job 7527:
==> flow/design.v (excerpt) <==
module uart_top (
	input 		clk,    
	input 		rst_n,
	input 		uart_rx,
	output		uart_tx
);
Size in the first run: about 770 cells after synthesis, ~4 I/O pins.
clock: 20.0 ns
lec_check: 0
abc_area: 1
cap_margin: 20
cell_pad_in_sites_detail_placement: 1
cell_pad_in_sites_global_placement: 3
core_aspect_ratio: 0.55
core_margin: 5
core_utilization: 40
cts_cluster_diameter: 73
cts_cluster_size: 26
gpl_routability_driven: 1
hold_slack_margin: 0.04
slew_margin: 35
tns_end_percent: 20
run.sh (not shown) runs the stock make flow with config.mk's settings and CLKGATE_MAP_FILE=.
### job 7527 -> job 5577
Settings: swapping 40 for 43 in CORE_UTILIZATION; clearing CELL_PAD_IN_SITES_DETAIL_PLACEMENT, which used to be 1; swapping 35 for 20 in SLEW_MARGIN; swapping 73 for 323 in CTS_CLUSTER_DIAMETER; swapping 26 for 98 in CTS_CLUSTER_SIZE; putting PLACE_DENSITY at 0.37 where nothing was set; clearing CELL_PAD_IN_SITES_GLOBAL_PLACEMENT, which used to be 3; clearing GPL_ROUTABILITY_DRIVEN, which used to be 1; putting SETUP_SLACK_MARGIN at 5.0 where nothing was set; clearing HOLD_SLACK_MARGIN, which used to be 0.04; clearing CORE_ASPECT_RATIO, which used to be 0.55; swapping 5 for 2 in CORE_MARGIN.
==> results <==
Power consumption went down by a few percent going from job 7527 to job 5577. Summary of job 5577 over job 7527: global-route usage shrank by 1.4 points; final worst slack shrank by 420 ps; net switching power figure shrank by 8.4%. Between job 7527 and job 5577, clock-buffer cell count decreased. Against job 7527, wire length after detailed routing in job 5577 came out better. On job 5577: endpoint required time on the critical path is 20 ps lower than what job 7527 gave. The clock power reported for job 5577 is smaller than that of job 7527 by about 4%. On first-pass GRT wire length: job 5577 sits below job 7527.
> inputs changed (job 5577 -> job 9565)
Settings: ABC_AREA: 1 -> unset; CTS_CLUSTER_DIAMETER: 323 -> 168; TNS_END_PERCENT: 20 -> 100; SETUP_SLACK_MARGIN: 5.0 -> unset; PLACE_DENSITY: 0.37 -> 0.49.
Findings:
Number of DRC violations after detailed-routing iteration 0 (lower): job 9565. Job 9565: average wire length per cell after detail routing 1.9% above job 5577. Status: non-clock buffer contribution to total cell area parity (job 9565, job 5577). NOTE: routed length on met1 in job 9565 falls short of that of job 5577. Between job 9565 and job 5577, it is job 9565 whose shortest clock period the worst path allows after layout is lower, by 560 ps. Both conditions hold for job 9565: the flow ran to the end and the final layout passed the timing, design-rule and antenna checks. For cell area, dividing the value from job 5577 by the value from job 9565 gives 1.09. Wire: job 9565 routes less than job 5577.
Relative to job 9565, the following input files were edited for job 646:
Settings: changing CORE_UTILIZATION from 43 to 37; changing CTS_CLUSTER_SIZE from 98 to 16; setting CELL_PAD_IN_SITES_GLOBAL_PLACEMENT to 0 for the first time.
==> results <==
- Job 646: PASS, flow complete, no timing, DRC or antenna violations
- Job 646 vs. job 9565: slew at the pin closest to its max-slew limit -71 ps, arrival time of data at the critical path endpoint ~0 delta, global-route usage -2.8 points.
- Any difference in maximum achievable frequency between job 646 and job 9565 is small enough to ignore.

* * *

uart_top again, from the RTL that the note above started with.
export LEC_CHECK = 0
export CAP_MARGIN = 0
export CELL_PAD_IN_SITES_DETAIL_PLACEMENT = 0
export CORE_ASPECT_RATIO = 1.12
export CORE_MARGIN = 2
export CORE_UTILIZATION = 72
export CTS_CLUSTER_DIAMETER = 320
export CTS_CLUSTER_SIZE = 40
export PLACE_DENSITY_LB_ADDON = 0.21
export SETUP_SLACK_MARGIN = 0.93
export SLEW_MARGIN = 40
export TNS_END_PERCENT = 80
create_clock -name core_clock -period 3.12 [get_ports {clk}]
Change:
- CAP_MARGIN: 0 -> 20
- CTS_CLUSTER_DIAMETER: 320 -> 164
- CTS_CLUSTER_SIZE: 40 -> 97
Effect: Synthesized cell count is unchanged; clock-buffer cell count stays the same; final area is unchanged; first-iteration DRC count does not change; total power does not change; core utilization does not change; synthesized area is unchanged; global-route usage stays the same; maximum frequency is unchanged; register-to-register slack hardly moves; routed wire length stays the same.
Change:
- CTS_CLUSTER_DIAMETER: 164 -> 100
After rerunning:
- hold slack does not change
- non-clock buffer count does not change
- synthesized cell count does not change
- total power does not change
- count of clock-buffer cells in the layout does not change
- synthesized area is unchanged
- clock skew stays the same
- global-route usage stays the same
Change:
- CTS_CLUSTER_DIAMETER: 100 -> 320
- CTS_CLUSTER_SIZE: 97 -> 40
- SETUP_SLACK_MARGIN: 0.93 -> 0.85
=> Register-to-register slack improves by 30 ps; combinational power falls slightly; final cell count stays the same; worst setup slack improves by 32 ps; wire length falls slightly; global-route usage stays the same; power falls slightly.
No activity file was given, so power comes from the tool's default toggle rates.
